==> run a <==
==> flow/design.v <==
`timescale 1ns/1ps
`default_nettype none
module half_adder_1(a, b, sum, c_out);
input wire a, b;
output logic sum, c_out;
always_comb begin
  sum = a ^ b; 
  c_out = a & b;
end
endmodule
`timescale 1ns/1ps
`default_nettype none
module full_adder_1(a, b, c_in, sum, c_out);
input wire a, b, c_in;
output logic sum, c_out;
logic a_bar;
logic b_bar;
logic c_in_bar;
always_comb begin
  a_bar = ~a;
  b_bar = ~b;
  c_in_bar = ~c_in;
  sum = (a_bar & b_bar & c_in) | (a_bar & b & c_in_bar) | (a & b_bar & c_in_bar) | (a & b & c_in);
  c_out = (b & c_in) | (a & b) | (a & c_in);
end
endmodule
`timescale 1ns/1ps
`default_nettype none
module full_adder_2(a, b, sum, c_out);
input wire [1:0] a, b;
output logic [1:0] sum;
output logic c_out;
logic half_adder_1_0_c_out;
half_adder_1 HALF_ADDER_1_0 (.a(a[0]), .b(b[0]), .sum(sum[0]), .c_out(half_adder_1_0_c_out));
full_adder_1 FULL_ADDER_1_0 (.a(a[1]), .b(b[1]), .c_in(half_adder_1_0_c_out), .sum(sum[1]), .c_out(c_out));
endmodule
`timescale 1ns/1ps
`default_nettype none
module full_adder_3(a, b, c_in, sum, c_out);
input wire [2:0] a;
input wire b, c_in;
output logic [2:0] sum;
output logic c_out;
logic full_adder_1_0_c_out;
logic full_adder_1_1_c_out;
full_adder_1 FULL_ADDER_1_0 (.a(a[0]), .b(b), .c_in(c_in), .sum(sum[0]), .c_out(full_adder_1_0_c_out));
full_adder_1 FULL_ADDER_1_1 (.a(a[1]), .b(1'b0), .c_in(full_adder_1_0_c_out), .sum(sum[1]), .c_out(full_adder_1_1_c_out));
full_adder_1 FULL_ADDER_1_2 (.a(a[2]), .b(1'b0), .c_in(full_adder_1_1_c_out), .sum(sum[2]), .c_out(c_out));
endmodule
`timescale 1ns/1ps
`default_nettype none
module adder_8_1_bits(a, sum, c_out);
input wire [7:0] a;
output logic [2:0] sum;
output logic c_out;
logic full_adder_1_0_sum, full_adder_1_0_c_out, full_adder_1_1_sum, full_adder_1_1_c_out, full_adder_2_0_c_out;
logic [1:0] full_adder_2_0_sum;
full_adder_1 FULL_ADDER_1_0(.a(a[0]), .b(a[1]), .c_in(a[2]), .sum(full_adder_1_0_sum), .c_out(full_adder_1_0_c_out));
full_adder_1 FULL_ADDER_1_1(.a(a[3]), .b(a[4]), .c_in(a[5]), .sum(full_adder_1_1_sum), .c_out(full_adder_1_1_c_out));
full_adder_2 FULL_ADDER_2_0(.a({full_adder_1_0_c_out, full_adder_1_0_sum}), .b({full_adder_1_1_c_out, full_adder_1_1_sum}), .sum(full_adder_2_0_sum), .c_out(full_adder_2_0_c_out));
full_adder_3 FULL_ADDER_3_0(.a({full_adder_2_0_c_out, full_adder_2_0_sum}), .b(a[6]), .c_in(a[7]), .sum(sum), .c_out(c_out));
endmodule
`timescale 1ns/1ps
`default_nettype none
module comparator(live, neighbors, out);
input wire live;
input wire [2:0] neighbors;
output logic out;
always_comb begin
  out = (live & ~neighbors[2] & neighbors[1] & ~neighbors[0]) | (~neighbors[2] & neighbors[1] & neighbors[0]);
end
endmodule
`default_nettype none
`timescale 1ns/1ps
module conway_cell(clk, rst, ena, state_0, state_d, state_q, neighbors);
input wire clk;
input wire rst;
input wire ena;
input wire state_0;
output logic state_d;  
output logic state_q;
input wire [7:0] neighbors;
logic [2:0] sum;
logic c_out;
adder_8_1_bits ADDER_8_1(
    .a(neighbors),
    .sum(sum),
    .c_out(c_out)
    );
comparator COMPARATOR(
    .live(state_q),
    .neighbors(sum),
    .out(state_d)
    );
always_ff @(posedge clk ) begin
    if (rst == 1) begin
        state_q <= state_0;
    end
    else if (ena == 1) begin
        state_q <= state_d;
    end
end
endmodule
`timescale 1ns/1ps
module decoder_1_to_2(ena, in, out);
input wire ena;
input wire in;
output logic [1:0] out;
logic in_bar;
always_comb begin
  out[1] = in & ena;
  in_bar = ~ in;
  out[0] = in_bar & ena;
end
endmodule
`timescale 1ns/1ps
module decoder_2_to_4(ena, in, out);
input wire ena;
input wire [1:0] in;
output logic [3:0] out;
logic b_bar;
logic [1:0] decoder_0_out;
logic [1:0] decoder_1_out;
decoder_1_to_2 DECODER_0 (.ena(b_bar), .in(in[0]), .out(decoder_0_out[1:0]));
decoder_1_to_2 DECODER_1 (.ena(in[1]), .in(in[0]), .out(decoder_1_out[1:0]));
always_comb begin
    b_bar = ~ in[1];
    out[3] = decoder_1_out[1] & ena;
    out[2] = decoder_1_out[0] & ena;
    out[1] = decoder_0_out[1] & ena;
    out[0] = decoder_0_out[0] & ena;
end
endmodule
`timescale 1ns/1ps
module decoder_3_to_8(ena, in, out);
input wire ena;
input wire [2:0] in;
output logic [7:0] out;
logic c_bar;
logic [3:0] decoder_0_out;
logic [3:0] decoder_1_out;
decoder_2_to_4 DECODER_0 (.ena(c_bar), .in(in[1:0]), .out(decoder_0_out));
decoder_2_to_4 DECODER_1 (.ena(in[2]), .in(in[1:0]), .out(decoder_1_out));
always_comb begin
  c_bar = ~in[2];
  out[7] = decoder_1_out[3] & ena;
  out[6] = decoder_1_out[2] & ena;
  out[5] = decoder_1_out[1] & ena;
  out[4] = decoder_1_out[0] & ena;
  out[3] = decoder_0_out[3] & ena;
  out[2] = decoder_0_out[2] & ena;
  out[1] = decoder_0_out[1] & ena;
  out[0] = decoder_0_out[0] & ena;
end
endmodule
`default_nettype none
`timescale 1ns/1ps
module led_array_driver(ena, x, cells, rows, cols);
parameter N=8;  
parameter ROWS=N;
parameter COLS=N;
input wire ena;
input wire [$clog2(N):0] x;
input wire [N*N-1:0] cells;
output logic [N-1:0] rows;
output logic [N-1:0] cols;
initial begin
  if ((N <= 0) || (N > 8)) begin
    $error("N must be within 0 and 8.");
  end
  if (ROWS != COLS) begin
    $error("Non square led arrays are not supported. (%dx%d)", ROWS, COLS);
  end
  if (ROWS < N) begin
    $error("ROWS/COLS must be >= than the size of the Conway Grid.");
  end
end
wire [N-1:0] x_decoded;
decoder_3_to_8 COL_DECODER(ena, x[$clog2(N)-1:0], x_decoded);
always_comb begin
  cols = x_decoded;
  rows[0] = ~cells[x*ROWS];
  rows[1] = ~cells[x*ROWS + 1];
  rows[2] = ~cells[x*ROWS + 2];
  rows[3] = ~cells[x*ROWS + 3];
  rows[4] = ~cells[x*ROWS + 4];
  rows[5] = ~cells[x*ROWS + 5];
  rows[6] = ~cells[x*ROWS + 6];
  rows[7] = ~cells[x*ROWS + 7];
end
endmodule
`default_nettype none  
module main(clk, buttons, init_cells, leds, rgb, cols, rows);
parameter game_divider = 8;  
parameter display_divider = 2;  
parameter N = 8;  
parameter M = N + 2;  
initial if (N < 3) $error("N has to be >= 3 to make for interesting patterns.");
initial if (M !== (N+2)) $error("M must N+2=%d, not %d", N+2,M);  
input wire clk;
input wire [1:0] buttons;
logic rst; always_comb rst = buttons[0];  
input wire [N*N-1:0] init_cells;  
output logic [1:0] leds;
output logic [2:0] rgb;
output wire [N-1:0] cols;
output wire [N-1:0] rows;
logic [game_divider:0] game_counter;
logic [display_divider:0] display_counter;
logic rst_game; always_comb rst_game = buttons[0] | buttons[1];
logic step_game;
logic [$clog2(N):0] x;
wire [M*M-1:0] bordered_cells_q;  
wire [M*M-1:0] bordered_cells_d; 
logic [M*M-1:0] bordered_cells_0;  
logic [N*N-1:0] cells_q;  
logic [N*N-1:0] cells_0;  
always_comb begin : io_logic 
    leds[0] = buttons[0] ^ buttons[1];
    leds[1] = buttons[0] & buttons[1];
    rgb[0] = ~( buttons[0] & ~buttons[1]);
    rgb[1] = ~(~buttons[0] &  buttons[1]);
    rgb[2] = ~( buttons[0] &  buttons[1]);
end
led_array_driver #(.ROWS(N), .COLS(N), .N(N)) LED_DRIVER (
  .ena(1'b1),
  .cells(cells_q),
  .x(x),
  .rows(rows[N-1:0]),
  .cols(cols[N-1:0])
);
generate
  genvar r;
  for (r = 0; r < M; r = r + 1) begin : init_rows
    if ((r == 0) || (r == M-1)) begin : border_row
      always_comb bordered_cells_0[M*(r+1)-1:M*r] = 0;
    end else begin : inner_row
      always_comb bordered_cells_0[M*(r+1)-1:M*r] = {1'b0, init_cells[N*r-1:N*(r-1)], 1'b0};
    end
  end
endgenerate
function int cell_index(int i, int j);
  cell_index = M*j + i;
endfunction
generate
  genvar i;
  genvar j;
  for (i = 0; i < M; i = i + 1) begin : cells_x
    for (j = 0; j < M; j = j + 1) begin : cells_y
      if ( (i > 0) && (i < (M-1)) && (j > 0) && (j < (M-1)) ) begin
        conway_cell CELL(
          .clk(clk), .rst(rst_game), .ena(step_game),
          .neighbors({
            bordered_cells_q[cell_index(i-1, j-1)],
            bordered_cells_q[cell_index(i-1, j  )],
            bordered_cells_q[cell_index(i-1, j+1)],
            bordered_cells_q[cell_index(i  , j+1)],
            bordered_cells_q[cell_index(i+1, j+1)],
            bordered_cells_q[cell_index(i+1, j  )],
            bordered_cells_q[cell_index(i+1, j-1)],
            bordered_cells_q[cell_index(i  , j-1)]
          }),
          .state_0(bordered_cells_0[cell_index(i, j)]),
          .state_d(bordered_cells_d[cell_index(i, j)]),
          .state_q(bordered_cells_q[cell_index(i, j)])
        );
      end else begin  
        assign bordered_cells_q[cell_index(i,j)] = bordered_cells_0[cell_index(i,j)];
        assign bordered_cells_d[cell_index(i,j)] = 0;
      end
    end
  end
  for (i = 0; i < N; i = i + 1) begin
    always_comb begin
        cells_q[N*(i+1)-1:N*i] = bordered_cells_q[M*(i+2)-2:M*(i+1)+1];
        cells_0[N*(i+1)-1:N*i] = bordered_cells_0[M*(i+2)-2:M*(i+1)+1];
    end
  end
endgenerate
parameter faster_divider = 15;
always_ff @(posedge clk) begin : clocks_and_dividers  
  if (rst) begin
      game_counter <= 0;
      display_counter <= 0;
      x <= 0;
  end
  else begin
      if (game_counter[game_divider]) begin
        game_counter <= 0;
      end
      else begin 
        game_counter <= game_counter + 1;
      end
      if(display_counter[display_divider]) begin
        display_counter <= 0;
        if(x >= (N-1)) begin
          x <= 0;
        end
        else begin
          x <= x + 1;
        end
      end
      else begin
        display_counter <= display_counter + 1;
      end
  end
end  
always_comb step_game = game_counter[game_divider];  
endmodule
`default_nettype wire  
==> flow/run.sh <==
#!/bin/bash
# the make line also repeats each setting of config.mk as NAME=value (left out here)
make -C /OpenROAD-flow-scripts/flow DESIGN_CONFIG=/design/flow/config.mk WORK_HOME=/design/flow/orfs CLKGATE_MAP_FILE= finish
==> flow/config.mk <==
export PLATFORM = sky130hd
export DESIGN_NAME = main
export DESIGN_NICKNAME = main
export VERILOG_FILES = /design/flow/design.v
export SDC_FILE = /design/flow/constraint.sdc
export NUM_CORES = 4
export LEC_CHECK = 0
export CAP_MARGIN = 20
export CORE_MARGIN = 2
export CORE_UTILIZATION = 72
export CTS_CLUSTER_SIZE = 41
export PLACE_DENSITY_LB_ADDON = 0.26
export SETUP_SLACK_MARGIN = 0.46
export SLEW_MARGIN = 20
==> flow/constraint.sdc <==
create_clock -name core_clock -period 3.28 [get_ports {clk}]
set_input_delay 0.6560 -clock core_clock [delete_from_list [all_inputs] [get_ports {clk}]]
set_output_delay 0.6560 -clock core_clock [all_outputs]
set_load 0.01 [all_outputs]
==> run b: changes against run a <==
ABC_AREA = 1   (was not set)
CORE_UTILIZATION = 68   (was 72)
CTS_CLUSTER_SIZE = not set   (was 41)
PLACE_DENSITY_LB_ADDON = not set   (was 0.26)
SETUP_SLACK_MARGIN = -0.01   (was 0.46)
==> flow/constraint.sdc (replaced) <==
create_clock -name core_clock -period 5.4 [get_ports {clk}]
set_input_delay 1.0800 -clock core_clock [delete_from_list [all_inputs] [get_ports {clk}]]
set_output_delay 1.0800 -clock core_clock [all_outputs]
set_load 0.01 [all_outputs]
==> results <==
- Run b produced a clean layout. Run a aborted during global routing (5_1_grt).
- In run b the die area is higher than in run a, by about 5%.
- Against run b, the area after synthesis of run a is larger by 0.49%.
- Of run b and run a, run b has the higher synthesized cell count (gap 13%, measured against run a).
